==> inputs of build 95 <==
==> flow/design.v (excerpt) <==
module upsample_csc (
    input  logic        clk,
    input  logic        resetn,
    input  logic        start,
    output logic        done,
    input  logic [15:0] sram_read_data,
    output logic [15:0] sram_write_data,
    output logic [17:0] sram_address,
    output logic        sram_we_n
);
logic [31:0] mult_1_in1, mult_1_in2;
logic [31:0] mult_2_in1, mult_2_in2;
logic [31:0] mult_3_in1, mult_3_in2;
logic [63:0] mult_1_res, mult_2_res, mult_3_res;
assign mult_1_res = mult_1_in1 * mult_1_in2;
assign mult_2_res = mult_2_in1 * mult_2_in2;
assign mult_3_res = mult_3_in1 * mult_3_in2;
M1 M1_unit (
    .CLOCK_50_I(clk),
    .resetn(resetn),
    .M1_start(start),
    .M1_done(done),
    .M1_SRAM_read_data(sram_read_data),
    .M1_SRAM_write_data(sram_write_data),
    .M1_SRAM_address(sram_address),
    .M1_SRAM_we_n(sram_we_n),
    .M1_mult_1_in1(mult_1_in1),
    .M1_mult_1_in2(mult_1_in2),
    .M1_mult_2_in1(mult_2_in1),
    .M1_mult_2_in2(mult_2_in2),
    .M1_mult_3_in1(mult_3_in1),
    .M1_mult_3_in2(mult_3_in2),
    .M1_mult_res_1(mult_1_res),
    .M1_mult_res_2(mult_2_res),
    .M1_mult_res_3(mult_3_res)
);
endmodule
clock: 8.89 ns
lec_check: 0
abc_area: 1
cap_margin: 20
core_margin: 2
core_utilization: 72
cts_cluster_diameter: 347
cts_cluster_size: 97
place_density: 0.37
slew_margin: 20
run.sh (not shown) runs the stock make flow with config.mk's settings and CLKGATE_MAP_FILE=.
==> build 49 (differences from build 95) <==
ABC_AREA = unset   (was 1)
CORE_UTILIZATION = 58   (was 72)
CTS_CLUSTER_DIAMETER = unset   (was 347)
CTS_CLUSTER_SIZE = unset   (was 97)
PLACE_DENSITY = 0.6   (was 0.37)
SETUP_SLACK_MARGIN = -0.44   (was unset)
==> flow/constraint.sdc (replaced) <==
create_clock -name core_clock -period 7.61 [get_ports {clk}]
set_input_delay 1.5220 -clock core_clock [delete_from_list [all_inputs] [get_ports {clk}]]
set_output_delay 1.5220 -clock core_clock [all_outputs]
set_load 0.01 [all_outputs]
==> build 70 (differences from build 95) <==
ABC_AREA = unset   (was 1)
CORE_UTILIZATION = 40   (was 72)
CTS_CLUSTER_DIAMETER = unset   (was 347)
CTS_CLUSTER_SIZE = unset   (was 97)
HOLD_SLACK_MARGIN = 0.23   (was unset)
PLACE_DENSITY = unset   (was 0.37)
SETUP_SLACK_MARGIN = 1.21   (was unset)
==> flow/constraint.sdc (replaced) <==
create_clock -name core_clock -period 11.0 [get_ports {clk}]
set_input_delay 2.2000 -clock core_clock [delete_from_list [all_inputs] [get_ports {clk}]]
set_output_delay 2.2000 -clock core_clock [all_outputs]
set_load 0.01 [all_outputs]
==> flow_metrics.py <==
# Physical implementation metrics
metrics = {
    "yosys": {
        "common_cells": "inv_1 (937), ha_1 (881), nand2_1 (394)",
        "synthTopCellsByArea": "ha_1 (23%), dfrtp_1 (18%), fa_1 (16%), inv_1 (7.4%), xnor2_1 (3.6%)",
        "synth_adder_area_share_pct": 39.1,
        "netlist.area_leader.share_pct": 23.3,
        "synth_area_mm2": 0.0473,
        "synth.avg_cell_area_um2": 8.94,
    },
    "floorplan": {
        "die.size.y_um": 290,
        "fp_util_pct": 58.7,
        "chip_area_mm2": 0.0839,
    },
    "clock_network": {
        "htree_levels": 2,
        "numCtsBuffers": 42,
    },
    "outcome": {
        "violations": "setup timing",
        "outcome": "complete, but fails checks",
    },
    "placed_design": {
        "place_congestion": 0.947,
        "dpl_cell_area_mm2": 0.0554,
    },
    "final_timing": {
        "fin_ws_ps": -2340,
        "finalSetupViolations": 68,
    },
}
(the above is from build 49)
==> flow_metrics.py <==
# Auto-generated metrics
metrics = {
    "outcome": {
        "lastStage": "global routing",
        "outcome": "stopped before the end",
    },
    "floorplan": {
        "die.size.y_um": 261,
        "chip_area_mm2": 0.0683,
        "fp_util_pct": 72.6,
        "row_count": 94,
    },
    "yosys": {
        "synthTopCellsByArea": "ha_1 (23%), dfrtp_1 (18%), fa_1 (16%), inv_1 (11%), nand2_1 (8.2%)",
        "ys_sh_xor_pct": 4.24,
        "synth_area_mm2": 0.0477,
        "common_cells": "inv_1 (1400), nand2_1 (1036), ha_1 (881)",
        "netlist.area_leader.share_pct": 23.1,
        "synth.avg_cell_area_um2": 7.92,
    },
    "clock_network": {
        "htree_levels": 1,
        "numCtsBuffers": 7,
        "postCtsSetupBuffers": 150,
    },
    "placed_design": {
        "dpl_cell_area_mm2": 0.0528,
    },
}
(the above is from build 95)
==> flow_metrics.py <==
# Physical implementation metrics
metrics = {
    "outcome": {
        "outcome": "finished clean",
    },
    "placed_design": {
        "place_congestion": 0.908,
        "dpl_cell_area_mm2": 0.0498,
    },
    "final_timing": {
        "finalSetupViolations": 0,
        "fin_ws_ps": 1020,
    },
    "floorplan": {
        "die.size.y_um": 348,
        "fp_util_pct": 40.2,
        "chip_area_mm2": 0.121,
    },
    "clock_network": {
        "numCtsBuffers": 45,
    },
    "yosys": {
        "synth_area_mm2": 0.0473,
        "netlist.area_leader.share_pct": 23.3,
    },
}
(the above is from build 70)

* * *

==> run K: inputs <==
upsample_csc again, from the RTL that the note above started with.
## upsample_csc
module upsample_csc (
    input  logic        clk,
    input  logic        resetn,
    input  logic        start,
    output logic        done,
    input  logic [15:0] sram_read_data,
    output logic [15:0] sram_write_data,
    output logic [17:0] sram_address,
    output logic        sram_we_n
);
make LEC_CHECK=0 ABC_AREA=1 CAP_MARGIN=5 CELL_PAD_IN_SITES_DETAIL_PLACEMENT=0 CELL_PAD_IN_SITES_GLOBAL_PLACEMENT=2 CORE_MARGIN=7 CORE_UTILIZATION=18 CTS_CLUSTER_DIAMETER=55 GPL_ROUTABILITY_DRIVEN=0 MAX_ROUTING_LAYER=met4 MIN_ROUTING_LAYER=met1 PLACE_DENSITY=0.64 SETUP_SLACK_MARGIN=2.06 SLEW_MARGIN=30 finish   # period 13.2 ns
==> run A: changes against run K <==
==> flow/config.mk (replaced) <==
export PLATFORM = sky130hd
export DESIGN_NAME = upsample_csc
export DESIGN_NICKNAME = upsample_csc
export VERILOG_FILES = /design/flow/design.v
export SDC_FILE = /design/flow/constraint.sdc
export NUM_CORES = 4
export LEC_CHECK = 0
export ABC_AREA = 1
export CAP_MARGIN = 5
export CELL_PAD_IN_SITES_DETAIL_PLACEMENT = 0
export CELL_PAD_IN_SITES_GLOBAL_PLACEMENT = 0
export CORE_MARGIN = 7
export CORE_UTILIZATION = 57
export CTS_CLUSTER_DIAMETER = 55
export MIN_ROUTING_LAYER = met1
export PLACE_DENSITY_LB_ADDON = 0.2
export SETUP_SLACK_MARGIN = 2.06
export SLEW_MARGIN = 0
==> flow/constraint.sdc (replaced) <==
create_clock -name core_clock -period 9.06 [get_ports {clk}]
set_input_delay 1.8120 -clock core_clock [delete_from_list [all_inputs] [get_ports {clk}]]
set_output_delay 1.8120 -clock core_clock [all_outputs]
set_load 0.01 [all_outputs]
==> notes <==
Run K produced a clean layout. Run A finished but fails on negative setup slack.
Via count: run A is larger than run K (8.8%).
Area after synthesis is the same in run A and run K.
Against run A, the cell count of run K is larger by about 26%.
Against run K, the global-route usage of run A is higher by 18 points.
Sequential cell count is the same in run K and run A.
Between run A and run K, the lower fmax is in run K (gap 12%, measured against run K).
Of run A and run K, run K has the higher die area (gap 67%, measured against run K).
Against run A, the non-clock buffer count of run K is lower by 468.
==> figures <==
	run A	run K
Total of plain and repair buffers excluding clock buffers	566	98
Layout Utilization	0.705	0.209
Wire length of the first global-routing pass	218000 microns	239000 microns
Relative slew slack	0.156	0.382
Worst-path maximum fanout	7	10
Cell Count Post-Placement	7471	9514
Tightest Pin Transition	1260 ps	924 ps
Clock buffers	69	84
Final instance area	58000 sq um	54900 sq um
Fmax	108 MHz	96.2 MHz
Effective utilization at floorplan	0.579	0.181
Result of the run	failed layout checks	finished clean
Reasons for failing layout checks	negative setup slack	-
Startpoint of the worst-slack reg-to-reg timing path	M1_unit.mult_op_3[5]	M1_unit.mult_op_1[13]
Clock buffers created by TritonCTS	55	67
Met1 track utilization from global routing	0.360	0.148
Worst hold slack	473 ps	480 ps
DP Area	53200 sq um	52400 sq um
Vias in the first global route	41827	39598
Number of gates on the worst path with buffers counted	47	51
